wip/garnet:
==> flow/design.v <==
`timescale 1ns / 1ps
module main(
    input clk,rst,start,
    input [3:0]ip,
    output reg [59:0]ans,
    output reg finish
    );
    parameter [6:0]addr_max=100;
    reg [59:0]max,adder;
    reg [3:0]bram[addr_max-1:0];
    reg [6:0]addr,index,index_max;
    reg [3:0]state;
    always @(posedge clk)
    begin
        if(rst)
        begin
            addr<=0;ans<=0;max<=0;
            index<=0;index_max<=addr_max-12;
            state<=0;
            finish<=1;
        end
        else 
        begin
            case(state)
            0:
            begin
                addr<=0;ans<=adder;max<=0;
                index<=0;index_max<=addr_max-12;
                if(start)
                begin
                    finish<=0;
                    state<=1;
                end
                else finish<=1;
            end
            1:
            begin
                if(addr>=addr_max)
                begin
                    state<=2;
                    addr<=0;
                end
                else 
                begin
                    bram[addr]<=ip;
                    addr<=addr+1;
                end
            end
            2:
            begin
                if(addr<=index_max) 
                begin
                    if(bram[addr]>max[3:0])
                    begin
                        index<=addr;    
                        max[3:0]<=bram[addr];
                    end
                    addr<=addr+1;
                end
                else
                begin
                    addr<=index+1;
                    if(index_max>=99)state<=0;
                    else 
                    begin
                        index_max<=index_max+1;       
                        max<=max<<4;
                    end
                end
            end
            endcase        
        end   
    end
    reg [15:0]c;
    wire [15:0]cin={c[15:1],1'b0};
    genvar i;
    generate 
        for(i=1;i<16;i=i+1)
        begin:bcd_adder
            always @(*)
            begin
                if(rst) 
                begin
                    adder[4*i-1:4*(i-1)]=0;
                    c[i]=0;
                end
                else if(cin[i-1]+max[4*i-1:4*(i-1)]+ans[4*i-1:4*(i-1)]>9)
                begin
                    adder[4*i-1:4*(i-1)]=cin[i-1]+ans[4*i-1:4*(i-1)]+max[4*i-1:4*(i-1)]-10;
                    c[i]=1;
                end
                else
                begin
                    adder[4*i-1:4*(i-1)]=cin[i-1]+ans[4*i-1:4*(i-1)]+max[4*i-1:4*(i-1)];
                    c[i]=0;
                end
            end
        end
    endgenerate
endmodule
clock: 17.4 ns
lec_check: 0
cap_margin: 20
core_margin: 2
core_utilization: 58
cts_cluster_size: 14
hold_slack_margin: 0.28
setup_slack_margin: 2.23
slew_margin: 20
run.sh (not shown) runs the stock make flow with config.mk's settings and CLKGATE_MAP_FILE=.
To summarise wip/garnet: no stage aborted, but the layout did not pass its checks, failing on negative setup slack.
Input changes introduced in wip/maple (baseline for comparison: wip/garnet):
- clearing HOLD_SLACK_MARGIN, which used to be 0.28
- clearing SETUP_SLACK_MARGIN, which used to be 2.23
- clearing CTS_CLUSTER_SIZE, which used to be 14
- swapping 58 for 57 in CORE_UTILIZATION
- swapping 17.4 for 24.2 in the clock period (ns, I/O delays scaled along)
## What came out
On wip/maple: clock network area share is 0.55 points higher than what wip/garnet gave.
Diff wip/maple and wip/garnet: critical path depth higher in wip/garnet
Delta(routed wire length, wip/maple - wip/garnet) < 0
Taking wip/garnet as the reference point, the sequential portion of the cell area of wip/maple rises by 1.7 points.
wip/maple completed; timing, DRC and antenna clean
wip/maple ended with less synthesis-to-layout area growth than wip/garnet.
#### Input delta (wip/sierra over wip/maple)
- CTS_CLUSTER_SIZE newly set to 14
- SETUP_SLACK_MARGIN newly set to 2.23
- TNS_END_PERCENT newly set to 5
- CORE_UTILIZATION changed from 57 to 58
- the clock period (ns, I/O delays scaled along) changed from 24.2 to 17.5
Findings:
| wip/sierra | all stages done | FAIL | negative setup slack |. Going from wip/maple to wip/sierra, clock network power consumption +47%, number of well taps went down, share of total power in combinational logic essentially unchanged.
Input-level comparison between wip/nickel and wip/sierra:
- swapping 20 for 10 in CAP_MARGIN
- clearing TNS_END_PERCENT, which used to be 5
- swapping 58 for 67 in CORE_UTILIZATION
- swapping 2 for 9 in CORE_MARGIN
- putting CELL_PAD_IN_SITES_DETAIL_PLACEMENT at 0 where nothing was set
- putting PLACE_DENSITY_LB_ADDON at 0.06 where nothing was set
- putting CORE_ASPECT_RATIO at 1.29 where nothing was set
- putting CTS_CLUSTER_DIAMETER at 326 where nothing was set
- clearing CTS_CLUSTER_SIZE, which used to be 14
- swapping 2.23 for 5.0 in SETUP_SLACK_MARGIN
- putting MAX_ROUTING_LAYER at met4 where nothing was set
- swapping 17.5 for 28.3 in the clock period (ns, I/O delays scaled along)
==> results <==
- Lower relative area change from synthesis to final layout goes to wip/nickel over wip/sierra.
- Looking only at y dimension of the die, and setting everything else aside, the lower value of wip/nickel and wip/sierra goes to wip/sierra.
- Looking at maximum fanout along the worst path, wip/nickel sits above wip/sierra.
- On number of cell instances on the worst register-to-register path: between wip/nickel and wip/sierra, it ends up lower for wip/sierra.
- Against wip/sierra, wip/nickel comes in 8.8 points higher on core utilization.
- wip/nickel vs. wip/sierra: non-clock buffer share of cell area went down by 1.0 points.
- Effective utilization at floorplan (higher): wip/nickel
- wip/nickel gives less post-route cell area than wip/sierra did.
- [wip/nickel vs wip/sierra] first-iteration DRC count: higher in wip/nickel
- Compared with wip/sierra, wip/nickel shows final weighted congestion of routability-driven global placement higher by about 4%.
- Summary — die size, wip/nickel relative to wip/sierra: lower, by about 0.54%.
- wip/nickel: full flow OK, the timing, design-rule and antenna checks passed

* * *

run A:
Starts from the design.v that is shown in full above.
clock: 13.5 ns
lec_check: 0
abc_area: 1
cap_margin: 40
core_margin: 2
core_utilization: 72
cts_cluster_diameter: 388
cts_cluster_size: 17
hold_slack_margin: 0.29
place_density_lb_addon: 0.13
setup_slack_margin: 3.58
slew_margin: 10
In run A the implementation completed, yet the final layout does not meet the checks, the culprit being negative setup slack.
Edits applied to the flow inputs when going from run A to run B:
-- flow/config.mk --
<<< run A, line 13
export CTS_CLUSTER_SIZE = 17
export HOLD_SLACK_MARGIN = 0.29
export PLACE_DENSITY_LB_ADDON = 0.13
export SETUP_SLACK_MARGIN = 3.58
export SLEW_MARGIN = 10
>>> run B, line 13
export CTS_CLUSTER_SIZE = 16
export PLACE_DENSITY_LB_ADDON = 0.06
export SETUP_SLACK_MARGIN = -0.92
export SLEW_MARGIN = 20
The flow completed for run B, but it is not clean: the layout still shows negative setup slack. Run B has number of cells on the critical path above what run A had. Share of final layout cell area taken by clock buffers and inverters essentially unchanged between run B and run A. Run B and run A ended up with roughly the same multi-input gate share of total cell area. In the metrics for run B and run A, the one carrying the higher post-CTS setup repair buffer count is run A. Of run B and run A, the lower final critical-path share of the clock period belongs to run B.
### run B -> run C
-- flow/config.mk --
<<< run B, line 9
export CAP_MARGIN = 40
>>> run C, line 9
export CAP_MARGIN = 20
<<< run B, line 11
export CORE_UTILIZATION = 72
export CTS_CLUSTER_DIAMETER = 388
export CTS_CLUSTER_SIZE = 16
export PLACE_DENSITY_LB_ADDON = 0.06
export SETUP_SLACK_MARGIN = -0.92
>>> run C, line 11
export CORE_UTILIZATION = 68
export CTS_CLUSTER_SIZE = 51
==> flow/constraint.sdc <==
create_clock -name core_clock -period 19.7 [get_ports {clk}]
set_input_delay 3.9400 -clock core_clock [delete_from_list [all_inputs] [get_ports {clk}]]
set_output_delay 3.9400 -clock core_clock [all_outputs]
set_load 0.01 [all_outputs]
==> results <==
Nothing crashed in run B and all stages finished; the problem is that the final layout failed, the offending checks being negative setup slack. [flow] run C | stages: complete | final checks: fail | reason: negative setup slack. Compared with run B, run C shows a number of cells on the worst reg-to-reg path that is 6 lower. Via count: run C better than run B. Core utilization (run C over run B): decrease, 4.5 points. Run C and run B ended up with roughly the same sequential share of cell area. Run B → run C: final instance count without filler cells went up by 26; sequential group share of total power went down by 6.3 points; quantity of hold-fixing buffers added after cts was more or less identical. Run C vs run B: power down in run C. There was hardly any difference in final standard cell area without fillers between run C and run B. Run C has number of cells upsized or downsized after cts below what run B had. Run C vs run B, number of filler instances in the final layout went up by 400.
--- input diff run C..run D ---
-- flow/config.mk --
<<< run C, line 11
export CORE_UTILIZATION = 68
export CTS_CLUSTER_SIZE = 51
>>> run D, line 11
export CORE_UTILIZATION = 70
export CTS_CLUSTER_SIZE = 16
==> flow/constraint.sdc <==
create_clock -name core_clock -period 13.5 [get_ports {clk}]
set_input_delay 2.7000 -clock core_clock [delete_from_list [all_inputs] [get_ports {clk}]]
set_output_delay 2.7000 -clock core_clock [all_outputs]
set_load 0.01 [all_outputs]
Findings:
- Every stage of run D finished as expected; the final checks, on the other hand, flagged negative setup slack, which means the layout fails.
- Looking at signed area change from the synthesized netlist to the final layout, run D sits above run C.
- Run D ended up with more standard cells than run C.
- Utilization ends up higher on run D.
- Delta(amount of wire on met2 after detailed routing, run D - run C) > 0
- The lower detailed-route wire length of run C and run D is in run C.
- Diff run C -> run D | mean number of vias per cell | up slightly
- Ratio of total power to cell area (run D / run C): 1.4
- The higher maximum fanout count along the critical path came out of run C.
- In the tables for run C and run D, switching part of the total reads higher with run D.
- Run D vs run C — all-layer global routing usage rose 1.8 points.

* * *

Starts from the design.v that is shown in full above.
clock: 13.6 ns
lec_check: 0
cap_margin: 20
core_margin: 2
core_utilization: 70
cts_cluster_size: 22
place_density_lb_addon: 0.0
setup_slack_margin: 3.89
slew_margin: 20
The first run reached the layout checks and failed them: setup timing.
Next try:
Settings changed: CORE_UTILIZATION 70 to 56, CTS_CLUSTER_SIZE 22 to 14, PLACE_DENSITY_LB_ADDON 0.0 to not set, SETUP_SLACK_MARGIN 3.89 to 2.23.
Clock period 13.6 ns to 18.4 ns, I/O delays scaled along.
The changed run ran to the end with violations: setup timing.
Power goes down by 27%.
Cell area goes down by 0.95%.
Routed wire length goes down by 8.8%.
Clock power goes down by 29%.
Area after synthesis is unchanged.
Worst setup slack gets better by 4.1 ns.
Sequential power goes down by 26%.
Clock skew goes up by 0.030 ns.

* * *

// main: RTL as listed in full above, without the edits since
Settings: LEC_CHECK=0, ABC_AREA=1, CAP_MARGIN=15, CORE_ASPECT_RATIO=0.5, CORE_MARGIN=2, CORE_UTILIZATION=72, CTS_CLUSTER_DIAMETER=206, CTS_CLUSTER_SIZE=15, HOLD_SLACK_MARGIN=0.29, PLACE_DENSITY_LB_ADDON=0.13, SETUP_SLACK_MARGIN=3.96, SLEW_MARGIN=15; clock period 13.5 ns.
The first run finished but fails on setup timing.
Next try:
==> flow/config.mk (replaced) <==
export PLATFORM = sky130hd
export DESIGN_NAME = main
export DESIGN_NICKNAME = main
export VERILOG_FILES = /design/flow/design.v
export SDC_FILE = /design/flow/constraint.sdc
export NUM_CORES = 4
export LEC_CHECK = 0
export CAP_MARGIN = 20
export CORE_MARGIN = 2
export CORE_UTILIZATION = 40
export SLEW_MARGIN = 20
==> flow/constraint.sdc (replaced) <==
create_clock -name core_clock -period 24.2 [get_ports {clk}]
set_input_delay 4.8400 -clock core_clock [delete_from_list [all_inputs] [get_ports {clk}]]
set_output_delay 4.8400 -clock core_clock [all_outputs]
set_load 0.01 [all_outputs]
With this change the flow finished with timing, DRC and antenna clean.
Utilization decreases by 35 points.
Total power shrinks by 38%.
Global-route usage fell by 15 points.
Design area rises by 0.50%.
Synthesized area went down by 2.8%.
Via count decreases by about 22%.
Next try:
--- a/flow/config.mk
+++ b/flow/config.mk
@@ -7,5 +7,11 @@
 export LEC_CHECK = 0
-export CAP_MARGIN = 20
+export ABC_AREA = 1
+export CAP_MARGIN = 40
 export CORE_MARGIN = 2
-export CORE_UTILIZATION = 40
+export CORE_UTILIZATION = 72
+export CTS_CLUSTER_DIAMETER = 388
+export CTS_CLUSTER_SIZE = 16
+export HOLD_SLACK_MARGIN = 0.29
+export PLACE_DENSITY = 0.42
+export SETUP_SLACK_MARGIN = -0.92
 export SLEW_MARGIN = 20
==> flow/constraint.sdc (replaced) <==
create_clock -name core_clock -period 13.5 [get_ports {clk}]
set_input_delay 2.7000 -clock core_clock [delete_from_list [all_inputs] [get_ports {clk}]]
set_output_delay 2.7000 -clock core_clock [all_outputs]
set_load 0.01 [all_outputs]
This time the run finished but failed the layout checks on setup timing; setup slack degrades by 6.5 ns; cell area hardly moves; cell count grows by roughly a tenth.
Next try:
--- a/flow/config.mk
+++ b/flow/config.mk
@@ -9,2 +9,3 @@
 export CAP_MARGIN = 40
+export CORE_ASPECT_RATIO = 1.41
 export CORE_MARGIN = 2
@@ -12,6 +13,6 @@
 export CTS_CLUSTER_DIAMETER = 388
-export CTS_CLUSTER_SIZE = 16
+export CTS_CLUSTER_SIZE = 17
 export HOLD_SLACK_MARGIN = 0.29
-export PLACE_DENSITY = 0.42
-export SETUP_SLACK_MARGIN = -0.92
-export SLEW_MARGIN = 20
+export PLACE_DENSITY_LB_ADDON = 0.13
+export SETUP_SLACK_MARGIN = 3.58
+export SLEW_MARGIN = 10
=> The new run finished but failed the layout checks on setup timing. Setup slack gets better by 0.068 ns. Design area hardly moves. Fmax came out higher by 0.36%.
Next try:
==> flow/config.mk (replaced) <==
export PLATFORM = sky130hd
export DESIGN_NAME = main
export DESIGN_NICKNAME = main
export VERILOG_FILES = /design/flow/design.v
export SDC_FILE = /design/flow/constraint.sdc
export NUM_CORES = 4
export LEC_CHECK = 0
export CAP_MARGIN = 20
export CORE_MARGIN = 4
export CORE_UTILIZATION = 40
export CTS_CLUSTER_SIZE = 80
export SLEW_MARGIN = 25
==> flow/constraint.sdc (replaced) <==
create_clock -name core_clock -period 25.0 [get_ports {clk}]
set_input_delay 5.0000 -clock core_clock [delete_from_list [all_inputs] [get_ports {clk}]]
set_output_delay 5.0000 -clock core_clock [all_outputs]
set_load 0.01 [all_outputs]
Result: The new run completed with no timing, DRC or antenna violations. Area after synthesis decreases by about 2.8%. Hold slack is worse by 0.012 ns. Non-clock buffer count drops by 101. Design area hardly moves. Synthesized cell count decreases by about 27%. Global-route usage shrinks by 16 points.

* * *

Starts from the design.v that is shown in full above.
clock: 25.0 ns
lec_check: 0
cap_margin: 0
cell_pad_in_sites_detail_placement: 2
core_aspect_ratio: 1.62
core_margin: 7
core_utilization: 45
cts_cluster_size: 87
gpl_timing_driven: 0
hold_slack_margin: -0.06
place_density: 0.48
slew_margin: 0
tns_end_percent: 45
Edit:
Settings changed: ABC_AREA from default to 1, CAP_MARGIN 0 to 5, CELL_PAD_IN_SITES_DETAIL_PLACEMENT 2 to default, CORE_ASPECT_RATIO 1.62 to default, CORE_MARGIN 7 to 2, CORE_UTILIZATION 45 to 72, CTS_CLUSTER_DIAMETER from default to 388, CTS_CLUSTER_SIZE 87 to 16, GPL_TIMING_DRIVEN 0 to default, HOLD_SLACK_MARGIN -0.06 to 0.29, PLACE_DENSITY 0.48 to 0.42, SETUP_SLACK_MARGIN from default to -0.92, SLEW_MARGIN 0 to 20, TNS_END_PERCENT 45 to default.
Clock period 25.0 ns to 13.5 ns, I/O delays scaled along.
Result: The changed run finished but failed the layout checks on negative setup slack. Sequential share of layout area is higher by 0.93 points. Wire length is lower by 25%. Clock-buffer cell count is lower by 21. Setup slack got worse by 6.1 ns. Power is higher by 62%. Sequential cell count is unchanged. Die area is lower by 40%. Worst hold slack got worse by 0.016 ns. Synthesized cell count is higher by 37%.
Edit:
Settings changed: ABC_AREA 1 to default, CAP_MARGIN 5 to 20, CORE_UTILIZATION 72 to 58, CTS_CLUSTER_DIAMETER 388 to default, CTS_CLUSTER_SIZE 16 to 14, HOLD_SLACK_MARGIN 0.29 to default, PLACE_DENSITY 0.42 to default, SETUP_SLACK_MARGIN -0.92 to 2.23, TNS_END_PERCENT from default to 5.
Clock period 13.5 ns to 17.4 ns, I/O delays scaled along.
The new run produced a layout that fails on negative setup slack.
Utilization goes down by 13 points.
Final cell count goes down by about a fifth.
Count of clock-buffer cells in the layout goes up by 22.
Non-clock buffer count goes down by 14.
Global-route usage goes down by 8.0 points.
Clock power goes up by about a fifth.

* * *

Starts from the design.v that is shown in full above.
==> flow/config.mk <==
export PLATFORM = sky130hd
export DESIGN_NAME = main
export DESIGN_NICKNAME = main
export VERILOG_FILES = /design/flow/design.v
export SDC_FILE = /design/flow/constraint.sdc
export NUM_CORES = 4
export LEC_CHECK = 0
export ABC_AREA = 1
export CAP_MARGIN = 0
export CELL_PAD_IN_SITES_DETAIL_PLACEMENT = 1
export CELL_PAD_IN_SITES_GLOBAL_PLACEMENT = 3
export CORE_ASPECT_RATIO = 1.25
export CORE_MARGIN = 2
export CORE_UTILIZATION = 67
export CTS_CLUSTER_DIAMETER = 325
export CTS_CLUSTER_SIZE = 41
export GPL_ROUTABILITY_DRIVEN = 0
export GPL_TIMING_DRIVEN = 1
export HOLD_SLACK_MARGIN = 0.26
export SETUP_SLACK_MARGIN = 1.0
export SLEW_MARGIN = 5
export TNS_END_PERCENT = 30
==> flow/constraint.sdc <==
create_clock -name core_clock -period 22.3 [get_ports {clk}]
set_input_delay 4.4600 -clock core_clock [delete_from_list [all_inputs] [get_ports {clk}]]
set_output_delay 4.4600 -clock core_clock [all_outputs]
set_load 0.01 [all_outputs]
The starting point stopped in 3_1_place_gp_skip_io on GPL-0301.
Then changed:
Settings changed: ABC_AREA 1 to default, CAP_MARGIN 0 to 35, CELL_PAD_IN_SITES_DETAIL_PLACEMENT 1 to default, CELL_PAD_IN_SITES_GLOBAL_PLACEMENT 3 to 2, CORE_ASPECT_RATIO 1.25 to 0.62, CTS_CLUSTER_DIAMETER 325 to default, GPL_ROUTABILITY_DRIVEN 0 to 1.
Clock period 22.3 ns to 14.0 ns, I/O delays scaled along.
What happened: The new run ended with an error in 3_1_place_gp_skip_io with GPL-0301; synthesized area decreases by 2.8%; die area decreases by 2.6%; synthesized cell count decreases by 27%.
Power figures rest on the tool's default switching activity, not on a simulated workload.
